== run 1 ==
Design aib_rx_bert, start of the top module:
module aib_rx_bert #(
parameter [0:0] BERT_BUF_MODE_EN = 1   
)
(
input         clk,               
input         rstn,              
input [  3:0] rx_rst_pulse,      
input [  3:0] rx_start_pulse,    
input [  3:0] seed_in_en,        
input [  5:0] chk3_lane_sel_ff,  
input [  5:0] chk2_lane_sel_ff,  
input [  5:0] chk1_lane_sel_ff,  
input [  5:0] chk0_lane_sel_ff,  
input [  2:0] chk3_ptrn_sel_ff,  
input [  2:0] chk2_ptrn_sel_ff,  
input [  2:0] chk1_ptrn_sel_ff,  
input [  2:0] chk0_ptrn_sel_ff,  
input [319:0] rx_bert_data_i,    
input         sdr_mode,          
input   [1:0] r_fifo_mode,       
input         m_gen2_mode,       
output reg [ 48:0] rbert_bit_cnt_ff,  
output     [ 15:0] biterr_cnt_chk3,   
output     [ 15:0] biterr_cnt_chk2,   
output     [ 15:0] biterr_cnt_chk1,   
output     [ 15:0] biterr_cnt_chk0,   
output     [127:0] rx_bert3_data,     
output     [127:0] rx_bert2_data,     
output     [127:0] rx_bert1_data,     
output     [127:0] rx_bert0_data,     
output     [  3:0] rbert_running_ff   
);
localparam   FIFO_1X   = 2'b00;        
localparam   FIFO_2X   = 2'b01;        
localparam   FIFO_4X   = 2'b10;        
localparam [1:0] NBIT1 = 2'b00;  
localparam [1:0] NBIT2 = 2'b01;  
localparam [1:0] NBIT4 = 2'b10;  
localparam [1:0] NBIT8 = 2'b11;  
integer i;  
reg [39:0][7:0] rx_bert_lanes;    
reg [ 1:0] rx_sft_nb;             
reg [ 7:0] rx_bert_data_chk0_ff;   
reg [ 7:0] rx_bert_data_chk1_ff;   
reg [ 7:0] rx_bert_data_chk2_ff;   
reg [ 7:0] rx_bert_data_chk3_ff;   
reg [48:0] rbert_bit_cnt_in;
reg        co1_nc;
wire [7:0] rx_bert_data_chk0;    
wire [7:0] rx_bert_data_chk1;    
wire [7:0] rx_bert_data_chk2;    
wire [7:0] rx_bert_data_chk3;    
always @(*)
  begin: rx_sft_nb_logic
    case(r_fifo_mode)
      FIFO_1X:  
        begin
          if(sdr_mode)
            rx_sft_nb[1:0] = 2'b00;  
          else
            rx_sft_nb[1:0] = 2'b01;  
        end
      FIFO_2X:  
        begin
          if(sdr_mode)
            rx_sft_nb[1:0] = 2'b01;  
          else
            rx_sft_nb[1:0] = 2'b10;  
  ...
==> flow/config.mk <==
export PLATFORM = sky130hd
export DESIGN_NAME = aib_rx_bert
export DESIGN_NICKNAME = aib_rx_bert
export VERILOG_FILES = /design/flow/design.v
export SDC_FILE = /design/flow/constraint.sdc
export NUM_CORES = 4
export LEC_CHECK = 0
export ABC_AREA = 1
export CAP_MARGIN = 20
export CORE_MARGIN = 2
export CORE_UTILIZATION = 72
export CTS_CLUSTER_DIAMETER = 113
export CTS_CLUSTER_SIZE = 10
export SETUP_SLACK_MARGIN = 0.64
export SLEW_MARGIN = 20
export TNS_END_PERCENT = 20
==> flow/constraint.sdc <==
create_clock -name core_clock -period 4.07 [get_ports {clk}]
set_input_delay 0.8140 -clock core_clock [delete_from_list [all_inputs] [get_ports {clk}]]
set_output_delay 0.8140 -clock core_clock [all_outputs]
set_load 0.01 [all_outputs]
run.sh (not shown) runs the stock make flow with config.mk's settings and CLKGATE_MAP_FILE=.
Run status, run 1: aborted in global routing, error GRT-0232
Input changes introduced in run 2 (baseline for comparison: run 1):
- CTS_CLUSTER_SIZE: 10 -> unset
- ABC_AREA: 1 -> unset
- SETUP_SLACK_MARGIN: 0.64 -> 1.11
- CTS_CLUSTER_DIAMETER: 113 -> 276
- CORE_UTILIZATION: 72 -> 65
- TNS_END_PERCENT: 20 -> unset
- the clock period (ns, I/O delays scaled along): 4.07 -> 6.07
Findings:
Run 2 was carried through to the last stage, and its layout satisfied the timing, design-rule and antenna checks. [compare] base=run 1 new=run 2: number of hold-repair buffers added at the cts stage held steady, AND-OR/OR-AND share of the synthesized area decreased 13 points, total of cells resized after clock tree synthesis now smaller, area of the synthesized netlist per yosys stat went down by 1.1%. Top-level I/O count essentially unchanged between run 2 and run 1.
Relative to run 2, the following input files were edited for run 3:
- CTS_CLUSTER_DIAMETER no longer set, was 276
- CAP_MARGIN now 15, was 20
- SETUP_SLACK_MARGIN now -0.31, was 1.11
- CORE_UTILIZATION now 68, was 65
- CTS_CLUSTER_SIZE now 61, previously not set
- HOLD_SLACK_MARGIN now -0.08, previously not set
- the clock period (ns, I/O delays scaled along) now 5.1, was 6.07
--- outcome ---
Out of run 2 and run 3, the only run to close with the timing, design-rule and antenna checks passing was run 2.
Run 2 reports its highest-delay cell along the critical path as sky130_fd_sc_hd__or4b_4 while run 3 reports sky130_fd_sc_hd__fa_2.
Run 3 vs. run 2: cell area up about 0.9%, worst hold slack down 0.16 ns, area fraction in xor and xnor cells flat.
The portion of the clock cycle consumed by the worst path in the final layout reported for run 3 is greater than that of run 2 by 15 points.
Run 3 vs run 2, required time of the critical path went down by 1.05 ns.
Here is what was changed in the inputs of run 4 compared with run 3.
- removing SETUP_SLACK_MARGIN (formerly -0.31)
- changing CORE_UTILIZATION from 68 to 40
- removing HOLD_SLACK_MARGIN (formerly -0.08)
- removing CTS_CLUSTER_SIZE (formerly 61)
- changing CAP_MARGIN from 15 to 20
- changing the clock period (ns, I/O delays scaled along) from 5.1 to 7.43
==> results <==
- Run 4 went all the way through synthesis, placement and routing and the layout is clean on timing, DRC and antenna.
- Delta (run 4 minus run 3): setup fix buffers added after clock tree synthesis lower, clock share of power saw an increase, number of non-clock buffers in the layout shrank by about 13%.
- Post-route cell area is lower on run 4
- Taking run 3 as 1.0, run 4 lands at 0.875 on via count.
- Looking at setup slack, run 4 sits above run 3.
- Compare run 4 and run 3 | total power lower: run 4
#### Input delta (run 5 over run 4)
- CORE_MARGIN now 6, was 2
- TNS_END_PERCENT now 25, previously not set
- CORE_UTILIZATION now 15, was 40
- SETUP_SLACK_MARGIN now 0.67, previously not set
- CAP_MARGIN now 15, was 20
- CTS_CLUSTER_SIZE now 30, previously not set
- PLACE_DENSITY_LB_ADDON now 0.22, previously not set
- CELL_PAD_IN_SITES_GLOBAL_PLACEMENT now 3, previously not set
- SLEW_MARGIN now 15, was 20
- the clock period (ns, I/O delays scaled along) now 10.1, was 7.43
Results
Number of clock-tree buffers in the layout, run 4 and run 5: smaller value in run 4. The higher combinational gate power came out of run 4. Portion of total power attributed to the clock network, run 4 and run 5, higher one = run 5. r_fifo_mode[0] as the startpoint of the most critical setup path was reported by run 4, and r_fifo_mode[1] by run 5. Going from run 4 to run 5, overall routing resource usage fell 15 points, routed length on met3 rose about 20%.

Setup of v59:
aib_rx_bert again, from the RTL that the note above started with.
clock: 11.0 ns
lec_check: 0
abc_area: 1
cap_margin: 25
cell_pad_in_sites_detail_placement: 2
cell_pad_in_sites_global_placement: 0
core_margin: 4
core_utilization: 38
cts_cluster_size: 50
gpl_routability_driven: 0
max_routing_layer: met5
place_density_lb_addon: 0.22
setup_slack_margin: 1.41
slew_margin: 40
tns_end_percent: 55
v59 -> stages 100% | layout checks FAIL | capacitance limit, slew limit
> inputs changed (v59 -> v14)
Settings: CTS_CLUSTER_SIZE changed from 50 to 96; SLEW_MARGIN changed from 40 to 20; ABC_AREA removed (was 1); PLACE_DENSITY_LB_ADDON removed (was 0.22); MAX_ROUTING_LAYER removed (was met5); TNS_END_PERCENT removed (was 55); CAP_MARGIN changed from 25 to 20; CELL_PAD_IN_SITES_GLOBAL_PLACEMENT removed (was 0); PLACE_DENSITY newly set to 0.43; CELL_PAD_IN_SITES_DETAIL_PLACEMENT removed (was 2); SETUP_SLACK_MARGIN changed from 1.41 to -0.84; CORE_MARGIN changed from 4 to 2; CORE_UTILIZATION changed from 38 to 72; GPL_ROUTABILITY_DRIVEN removed (was 0); the clock period (ns, I/O delays scaled along) changed from 11.0 to 9.35.
==> results <==
- FAIL for each of v14 and v59
- The flow ended early for v14: it failed with a tool error in global routing (5_1_grt).
- In the flow results for v14 and v59, the mux cell area share after synthesis is larger on v14.
- Taking v59 as the reference, in v14 number of buffers added by the clock tree synthesis step dropped about 17%, core footprint decreased by 0.10 mm2 relative to the old numbers, synthesized cell count dropped 3,702, count of instantiated cells in the yosys netlist now smaller.
The following lists how v42 was set up differently from v14:
Settings: swapping 72 for 40 in CORE_UTILIZATION; clearing PLACE_DENSITY, which used to be 0.43; clearing SETUP_SLACK_MARGIN, which used to be -0.84; clearing CTS_CLUSTER_SIZE, which used to be 96; swapping 9.35 for 7.03 in the clock period (ns, I/O delays scaled along).
## What came out
- v42 | status: complete | timing, DRC, antenna: pass
- Comparing v14 against v42, there is no change at all in number of post-CTS setup repair buffers.
- Floorplan utilization (v42 over v14): decrease, 33 points
- Summary of v42 over v14: global placer's final weighted congestion lost 8.9%, horizontal die dimension increased by 34% relative to the old numbers, area of the core region up about 80%, site row count up about 35%.
- v42 against v14: post-DP HPWL up 1.9%, die size increased by about 80% relative to the old numbers.

Setup of wip/garnet:
aib_rx_bert again, from the RTL that the note above started with.
clock: 3.59 ns
lec_check: 0
abc_area: 0
cap_margin: 20
core_margin: 2
core_utilization: 70
cts_cluster_diameter: 357
cts_cluster_size: 56
setup_slack_margin: 0.95
slew_margin: 20
Stage in which a tool error killed wip/garnet: 5_1_grt.
diff inputs: wip/garnet => wip/indigo
- CTS_CLUSTER_SIZE now 36, was 56
- CORE_UTILIZATION now 68, was 70
- SETUP_SLACK_MARGIN now 1.48, was 0.95
- ABC_AREA no longer set, was 0
- CTS_CLUSTER_DIAMETER no longer set, was 357
- the clock period (ns, I/O delays scaled along) now 5.06, was 3.59
Results
- 5_1_grt: wip/indigo exited with error
- wip/indigo vs. wip/garnet: number of buffers inserted during clock tree synthesis went up by 96; placeable core region went up by 0.0035 mm2.
- wip/indigo — routability-driven placement congestion ratio about 3.7% lower, wip/garnet as reference
- wip/indigo vs. wip/garnet: die size now larger; chip height now larger; area figure in the yosys stat output comparable; half-perimeter wire length of the detailed placement result now smaller.
Here is what was changed in the inputs of wip/yarrow compared with wip/indigo.
- removing SETUP_SLACK_MARGIN (formerly 1.48)
- changing CORE_UTILIZATION from 68 to 63
- removing CTS_CLUSTER_SIZE (formerly 36)
- changing the clock period (ns, I/O delays scaled along) from 5.06 to 7.03
--- outcome ---
- wip/yarrow against wip/indigo: overall die height has increased, total instance count after detailed placement has remained practically unchanged, proportion of register bits with asynchronous set or reset after synthesis has remained practically unchanged, buffer count from post-CTS setup fixing has decreased.
- The run showing the greater weighted congestion at the end of routability-driven global placement is wip/indigo.
- Diff wip/indigo..wip/yarrow | clock sink count | unchanged
- In summary, wip/yarrow completed successfully, with a layout that passed the timing, design-rule and antenna checks.
- wip/yarrow -> wip/indigo: gate count after technology mapping delta 0, exact match
- The total placed instance area number comes out lower for wip/yarrow vs wip/indigo.
- Of wip/yarrow and wip/indigo, the higher placement-stage worst setup slack belongs to wip/yarrow.
- Compared with wip/indigo, in wip/yarrow row count climbed about 4%, overall chip area increased 0.0092 mm2.
What wip/xenon does differently from wip/yarrow at the input level:
- GPL_ROUTABILITY_DRIVEN: unset -> 1
- CORE_ASPECT_RATIO: unset -> 1.74
- TNS_END_PERCENT: unset -> 15
- CORE_UTILIZATION: 63 -> 51
- SLEW_MARGIN: 20 -> 5
- CTS_CLUSTER_DIAMETER: unset -> 107
- the clock period (ns, I/O delays scaled along): 7.03 -> 6.48
Findings:
Diff wip/yarrow -> wip/xenon: total chip power increased by about 7% relative to the old numbers, first-iteration DRC count decreased by 35% relative to the old numbers, total wire length after detailed routing increased by about 11% relative to the old numbers. wip/yarrow vs wip/xenon, worst setup path endpoint: aib_bert_chk3.rbert_biterr_cnt_ff[1] vs aib_bert_chk0.rbert_biterr_cnt_ff[6].
Inputs modified between wip/xenon and wip/sierra:
- SETUP_SLACK_MARGIN now 1.15, previously not set
- MAX_ROUTING_LAYER now met4, previously not set
- CAP_MARGIN now 15, was 20
- CORE_UTILIZATION now 68, was 51
- CELL_PAD_IN_SITES_DETAIL_PLACEMENT now 0, previously not set
- SLEW_MARGIN now 40, was 5
- CORE_ASPECT_RATIO no longer set, was 1.74
- CTS_CLUSTER_DIAMETER now 29, was 107
- TNS_END_PERCENT no longer set, was 15
- HOLD_SLACK_MARGIN now 0.3, previously not set
- CTS_CLUSTER_SIZE now 50, previously not set
- CELL_PAD_IN_SITES_GLOBAL_PLACEMENT now 0, previously not set
- the clock period (ns, I/O delays scaled along) now 5.92, was 6.48
==> results <==
wip/sierra: ODB-0269 in 5_1_grt -> run aborted
wip/xenon → wip/sierra: multiplexer share of the synthesized area roughly the same, routability congestion estimate from global placement now sits higher, instance area at placement held steady, proportion of synthesized flip-flops having asynchronous set or reset did not really move.
Relative to wip/xenon, the number of buffers created by CTS measured on wip/sierra has increased by more than 100%.
When the final numbers for wip/sierra and wip/xenon were put side by side, the worst setup slack before clock tree synthesis turned out to be greater in wip/xenon.
When wip/sierra is set beside wip/xenon, its number of cells in the design after placement turns out to be 479 smaller.
The total die size in wip/sierra sits about 25% below the value recorded for wip/xenon.
wip/sierra against wip/xenon: half-perimeter wire length after placement now smaller; standard cell core area now smaller.
Total number of H-tree levels was higher in wip/sierra than in wip/xenon.
Edits applied to the flow inputs when going from wip/sierra to wip/delta:
- GPL_ROUTABILITY_DRIVEN now 0, was 1
- MIN_ROUTING_LAYER now met2, previously not set
- CAP_MARGIN now 25, was 15
- PLACE_DENSITY_LB_ADDON now 0.22, previously not set
- CORE_UTILIZATION now 38, was 68
- SETUP_SLACK_MARGIN now 1.41, was 1.15
- HOLD_SLACK_MARGIN now 0.28, was 0.3
- TNS_END_PERCENT now 55, previously not set
- CORE_MARGIN now 4, was 2
- ABC_AREA now 1, previously not set
- CTS_CLUSTER_DIAMETER no longer set, was 29
- GPL_TIMING_DRIVEN now 0, previously not set
- the clock period (ns, I/O delays scaled along) now 10.8, was 5.92
==> results <==
- wip/delta did not run to completion, as it errored out during 5_1_grt.
- Re post-synthesis net count: wip/sierra was lower than wip/delta.
- Area inside the core boundary was higher in the run labelled wip/delta.
- Lower compound-gate portion of the synthesized area goes to wip/sierra over wip/delta.
- Of wip/delta and wip/sierra, the higher post-CTS repair timing setup buffer count belongs to wip/sierra.
Power figures rest on the tool's default switching activity, not on a simulated workload.
